Design mul, start of the top module:
module mul(
    input  wire        clk,
    input  wire        rst,
    input  wire [63:0] lm,
    input  wire [63:0] rm,
    input  wire [1:0]  Data_type,
    output reg  [19:0] mul_out
);
Size in the first run: ~6,300 cells after synthesis, ~160 flip-flops, ~150 I/O pins, ~46,000 sq um of cells after synthesis.
==> flow/config.mk <==
export PLATFORM = sky130hd
export DESIGN_NAME = mul
export DESIGN_NICKNAME = mul
export VERILOG_FILES = /design/flow/design.v
export SDC_FILE = /design/flow/constraint.sdc
export NUM_CORES = 4
export LEC_CHECK = 0
export CAP_MARGIN = 25
export CELL_PAD_IN_SITES_DETAIL_PLACEMENT = 1
export CELL_PAD_IN_SITES_GLOBAL_PLACEMENT = 2
export CORE_ASPECT_RATIO = 1.4
export CORE_MARGIN = 2
export CORE_UTILIZATION = 30
export CTS_CLUSTER_DIAMETER = 24
export CTS_CLUSTER_SIZE = 17
export GPL_ROUTABILITY_DRIVEN = 0
export GPL_TIMING_DRIVEN = 0
export MIN_ROUTING_LAYER = met2
export PLACE_DENSITY_LB_ADDON = 0.12
export SLEW_MARGIN = 20
export TNS_END_PERCENT = 40
==> flow/constraint.sdc <==
create_clock -name core_clock -period 8.69 [get_ports {clk}]
set_input_delay 1.7380 -clock core_clock [delete_from_list [all_inputs] [get_ports {clk}]]
set_output_delay 1.7380 -clock core_clock [all_outputs]
set_load 0.01 [all_outputs]
run.sh (not shown) runs the stock make flow with config.mk's settings and CLKGATE_MAP_FILE=.
==> next run, changes <==
==> flow/config.mk (replaced) <==
export PLATFORM = sky130hd
export DESIGN_NAME = mul
export DESIGN_NICKNAME = mul
export VERILOG_FILES = /design/flow/design.v
export SDC_FILE = /design/flow/constraint.sdc
export NUM_CORES = 4
export LEC_CHECK = 0
export CAP_MARGIN = 10
export CORE_MARGIN = 2
export CORE_UTILIZATION = 66
export CTS_CLUSTER_SIZE = 40
export SLEW_MARGIN = 20
==> flow/constraint.sdc (replaced) <==
create_clock -name core_clock -period 5.32 [get_ports {clk}]
set_input_delay 1.0640 -clock core_clock [delete_from_list [all_inputs] [get_ports {clk}]]
set_output_delay 1.0640 -clock core_clock [all_outputs]
set_load 0.01 [all_outputs]
The new run ran to the end with violations: negative setup slack. Global-route usage increases by 3.0 points. Setup slack is worse by 0.72 ns. Die size came out lower by 54%. Sequential cell count does not change. Final cell count decreases by 2.7%. Hold slack is better by 0.074 ns. Register-to-register slack got worse by 4.0 ns. First-iteration DRC count came out lower by 38%. Clock power went up by 64%.
==> next run, changes <==
--- a/flow/config.mk
+++ b/flow/config.mk
@@ -8 +8 @@
-export CAP_MARGIN = 10
+export CAP_MARGIN = 20
@@ -10,2 +10,3 @@
-export CORE_UTILIZATION = 66
-export CTS_CLUSTER_SIZE = 40
+export CORE_UTILIZATION = 71
+export CTS_CLUSTER_SIZE = 39
+export PLACE_DENSITY = 0.65
The new run died in global routing (5_1_grt) on GRT-0232.
Area after synthesis stays the same.
Die size drops by 6.9%.
Synthesized cell count stays the same.
==> next run, changes <==
--- a/flow/config.mk
+++ b/flow/config.mk
@@ -10,3 +10 @@
-export CORE_UTILIZATION = 71
-export CTS_CLUSTER_SIZE = 39
-export PLACE_DENSITY = 0.65
+export CORE_UTILIZATION = 40
==> flow/constraint.sdc (replaced) <==
create_clock -name core_clock -period 6.5 [get_ports {clk}]
set_input_delay 1.3000 -clock core_clock [delete_from_list [all_inputs] [get_ports {clk}]]
set_output_delay 1.3000 -clock core_clock [all_outputs]
set_load 0.01 [all_outputs]
- This time the run completed without violations
- die size is higher by 76%
- area after synthesis stays the same
- synthesized cell count stays the same
==> next run, changes <==
--- a/flow/config.mk
+++ b/flow/config.mk
@@ -10 +10,4 @@
-export CORE_UTILIZATION = 40
+export CORE_UTILIZATION = 56
+export CTS_CLUSTER_DIAMETER = 245
+export CTS_CLUSTER_SIZE = 95
+export PLACE_DENSITY = 0.39
@@ -11,0 +15 @@
+export TNS_END_PERCENT = 15
Effect:
- The new run finished with timing, DRC and antenna clean
- first-iteration DRC count drops by 8.8%
- synthesized area does not change
- total power grows by about 1.9%
- clock skew drops by 0.0075 ns
- routed wire length decreases by about 1.8%
- global-route usage grows by 9.8 points
==> next run, changes <==
--- a/flow/config.mk
+++ b/flow/config.mk
@@ -10,4 +10,4 @@
-export CORE_UTILIZATION = 56
-export CTS_CLUSTER_DIAMETER = 245
-export CTS_CLUSTER_SIZE = 95
-export PLACE_DENSITY = 0.39
+export CORE_UTILIZATION = 34
+export CTS_CLUSTER_DIAMETER = 293
+export CTS_CLUSTER_SIZE = 99
+export HOLD_SLACK_MARGIN = -0.09
@@ -15 +14,0 @@
-export TNS_END_PERCENT = 15
What happened: Routed wire length rose by 4.7%; final cell count rose by 9.2%; total power rose by 1.3%; final area rose by 1.6%.

Setup of P:
mul again, from the RTL that the note above started with.
// mul
module mul(
    input  wire        clk,
    input  wire        rst,
    input  wire [63:0] lm,
    input  wire [63:0] rm,
    input  wire [1:0]  Data_type,
    output reg  [19:0] mul_out
);
wire is_8;
wire is_exp4;
wire is_ternary;
assign is_8 = Data_type==2'b11 || Data_type==2'b00; 
assign lm_is_int8 = Data_type==2'b11;
assign is_exp4 = Data_type==2'b10;
assign is_ternary = Data_type==2'b01;
wire [8:0] lms_0;
wire [8:0] lms_1;
wire [8:0] lms_2;
wire [8:0] lms_3;
wire [8:0] lms_4;
wire [8:0] lms_5;
wire [8:0] lms_6;
wire [8:0] lms_7;
wire [7:0] rm8_0;
wire [7:0] rm8_1;
wire [7:0] rm8_2;
wire [7:0] rm8_3;
wire [7:0] rm8_4;
wire [7:0] rm8_5;
wire [7:0] rm8_6;
wire [7:0] rm8_7;
wire [16:0] mul_int8_0;
wire [16:0] mul_int8_1;
wire [16:0] mul_int8_2;
wire [16:0] mul_int8_3;
wire [16:0] mul_int8_4;
wire [16:0] mul_int8_5;
wire [16:0] mul_int8_6;
wire [16:0] mul_int8_7;
assign lms_0 = !is_8 ? 9'd0 : lm_is_int8 ? {lm[7 ],lm[7 :0 ]} : {1'b0,lm[7 :0 ]};
assign lms_1 = !is_8 ? 9'd0 : lm_is_int8 ? {lm[15],lm[15:8 ]} : {1'b0,lm[15:8 ]};
assign lms_2 = !is_8 ? 9'd0 : lm_is_int8 ? {lm[23],lm[23:16]} : {1'b0,lm[23:16]};
assign lms_3 = !is_8 ? 9'd0 : lm_is_int8 ? {lm[31],lm[31:24]} : {1'b0,lm[31:24]};
assign lms_4 = !is_8 ? 9'd0 : lm_is_int8 ? {lm[39],lm[39:32]} : {1'b0,lm[39:32]};
assign lms_5 = !is_8 ? 9'd0 : lm_is_int8 ? {lm[47],lm[47:40]} : {1'b0,lm[47:40]};
assign lms_6 = !is_8 ? 9'd0 : lm_is_int8 ? {lm[55],lm[55:48]} : {1'b0,lm[55:48]};
assign lms_7 = !is_8 ? 9'd0 : lm_is_int8 ? {lm[63],lm[63:56]} : {1'b0,lm[63:56]};
assign {rm8_7,rm8_6,rm8_5,rm8_4,rm8_3,rm8_2,rm8_1,rm8_0} = rm;
mul_int8     u_mul_int8_0(
     .rs1   (lms_0     )
    ,.rs2   (rm8_0     )
    ,.mul   (mul_int8_0)
);
mul_int8     u_mul_int8_1(
     .rs1   (lms_1     )
    ,.rs2   (rm8_1     )
    ,.mul   (mul_int8_1)
);
  ...
Settings: LEC_CHECK=0, CAP_MARGIN=20, CORE_ASPECT_RATIO=0.5, CORE_MARGIN=7, CORE_UTILIZATION=60, CTS_CLUSTER_DIAMETER=293, CTS_CLUSTER_SIZE=99, HOLD_SLACK_MARGIN=-0.09, PLACE_DENSITY=0.76, SETUP_SLACK_MARGIN=-0.65, SLEW_MARGIN=20, TNS_END_PERCENT=20; clock period 6.5 ns.
P: done, clean on timing, DRC and antenna
Input changes introduced in Q (baseline for comparison: P):
# P
export LEC_CHECK = 0
export CAP_MARGIN = 20
export CORE_ASPECT_RATIO = 0.5
export CORE_MARGIN = 7
export CORE_UTILIZATION = 60
export CTS_CLUSTER_DIAMETER = 293
export CTS_CLUSTER_SIZE = 99
export HOLD_SLACK_MARGIN = -0.09
export PLACE_DENSITY = 0.76
export SETUP_SLACK_MARGIN = -0.65
export SLEW_MARGIN = 20
export TNS_END_PERCENT = 20
create_clock -name core_clock -period 6.5 [get_ports {clk}]
# Q
export LEC_CHECK = 0
export CAP_MARGIN = 20
export CELL_PAD_IN_SITES_DETAIL_PLACEMENT = 2
export CORE_MARGIN = 2
export CORE_UTILIZATION = 40
export GPL_ROUTABILITY_DRIVEN = 0
export HOLD_SLACK_MARGIN = 0.16
export MAX_ROUTING_LAYER = met4
export PLACE_DENSITY = 0.58
export SLEW_MARGIN = 20
export TNS_END_PERCENT = 5
create_clock -name core_clock -period 6.5 [get_ports {clk}]
Results
Q did not finish; a tool error ended it in global routing (5_1_grt).
Summary of Q over P: number of standard-cell rows in the floorplan rose by 52; average size of a mapped cell stayed essentially flat; area of the mapped netlist stayed essentially flat.
Cell area reported after detailed placement in Q vs P: up 2.7%
Changes in R relative to Q:
# Q
export LEC_CHECK = 0
export CAP_MARGIN = 20
export CELL_PAD_IN_SITES_DETAIL_PLACEMENT = 2
export CORE_MARGIN = 2
export CORE_UTILIZATION = 40
export GPL_ROUTABILITY_DRIVEN = 0
export HOLD_SLACK_MARGIN = 0.16
export MAX_ROUTING_LAYER = met4
export PLACE_DENSITY = 0.58
export SLEW_MARGIN = 20
export TNS_END_PERCENT = 5
create_clock -name core_clock -period 6.5 [get_ports {clk}]
# R
export LEC_CHECK = 0
export CAP_MARGIN = 20
export CELL_PAD_IN_SITES_DETAIL_PLACEMENT = 2
export CELL_PAD_IN_SITES_GLOBAL_PLACEMENT = 1
export CORE_MARGIN = 4
export CORE_UTILIZATION = 26
export GPL_ROUTABILITY_DRIVEN = 0
export HOLD_SLACK_MARGIN = 0.16
export MAX_ROUTING_LAYER = met4
export PLACE_DENSITY = 0.66
export SETUP_SLACK_MARGIN = 1.17
export SLEW_MARGIN = 20
export TNS_END_PERCENT = 5
create_clock -name core_clock -period 6.5 [get_ports {clk}]
==> comparison <==
Standard cell area after detailed placement in R is 1900 um2 higher than in Q. Diff Q -> R: total clock buffers created by CTS now sits at about the same level, post-synth area from yosys stat comparable, post-detailed-placement half-perimeter wirelength now sits lower, die size went up by about 56%, die extent in x went up 25%. R had finished all stages when the layout checks came back failing, citing setup timing.
Input changes introduced in S (baseline for comparison: R):
# R
export LEC_CHECK = 0
export CAP_MARGIN = 20
export CELL_PAD_IN_SITES_DETAIL_PLACEMENT = 2
export CELL_PAD_IN_SITES_GLOBAL_PLACEMENT = 1
export CORE_MARGIN = 4
export CORE_UTILIZATION = 26
export GPL_ROUTABILITY_DRIVEN = 0
export HOLD_SLACK_MARGIN = 0.16
export MAX_ROUTING_LAYER = met4
export PLACE_DENSITY = 0.66
export SETUP_SLACK_MARGIN = 1.17
export SLEW_MARGIN = 20
export TNS_END_PERCENT = 5
create_clock -name core_clock -period 6.5 [get_ports {clk}]
# S
export LEC_CHECK = 0
export CAP_MARGIN = 20
export CORE_MARGIN = 2
export CORE_UTILIZATION = 65
export CTS_CLUSTER_DIAMETER = 245
export CTS_CLUSTER_SIZE = 95
export SLEW_MARGIN = 20
create_clock -name core_clock -period 6.5 [get_ports {clk}]
==> results <==
- S: flow completed, timing, DRC and antenna clean
- Compared with R, in S number of buffers other than clock buffers in the final layout went down; delay of the slowest critical-path stage went down.
- Vias: S fewer than R
- Worst hold slack: higher on R
- The wire length of the first global-routing pass in S was lower than what R gave.
- Wire: S routes less than R
- Compared S vs R, and die size is down in S.
- Going from R to S, the global-route usage was found to have gone up by 14 points.
- Summary of the comparison: worst setup slack is higher in S, relative to R.
- When the final numbers for S and R were put side by side, the maximum fanout along the worst path turned out to be greater in S.
Here is what was changed in the inputs of T compared with S.
# S
export LEC_CHECK = 0
export CAP_MARGIN = 20
export CORE_MARGIN = 2
export CORE_UTILIZATION = 65
export CTS_CLUSTER_DIAMETER = 245
export CTS_CLUSTER_SIZE = 95
export SLEW_MARGIN = 20
create_clock -name core_clock -period 6.5 [get_ports {clk}]
# T
export LEC_CHECK = 0
export CAP_MARGIN = 20
export CORE_ASPECT_RATIO = 1.76
export CORE_MARGIN = 7
export CORE_UTILIZATION = 60
export CTS_CLUSTER_DIAMETER = 293
export CTS_CLUSTER_SIZE = 99
export HOLD_SLACK_MARGIN = -0.09
export PLACE_DENSITY = 0.76
export SETUP_SLACK_MARGIN = -0.65
export SLEW_MARGIN = 20
export TNS_END_PERCENT = 20
create_clock -name core_clock -period 6.5 [get_ports {clk}]
Compared with S, T shows largest net degree at the start of global routing that has gone down by a few percent.
Looking at wire length of the first global-routing pass across both flows, T is the weaker of the two, with S ahead.
Total power of the final layout essentially unchanged between S and T.
Final weighted congestion in routability-driven placement is higher on T
Timing endpoint of the critical path: pp_reg[0][14]$_SDFF_PP0_ -> T, pp_reg[2][3]$_SDFF_PP0_ -> S
In the tables for S and T, overall die height reads lower with S.
For the combinational fraction of design power, T came in 0.4 points higher than S did.
Power is estimated from default activity; no workload was simulated.
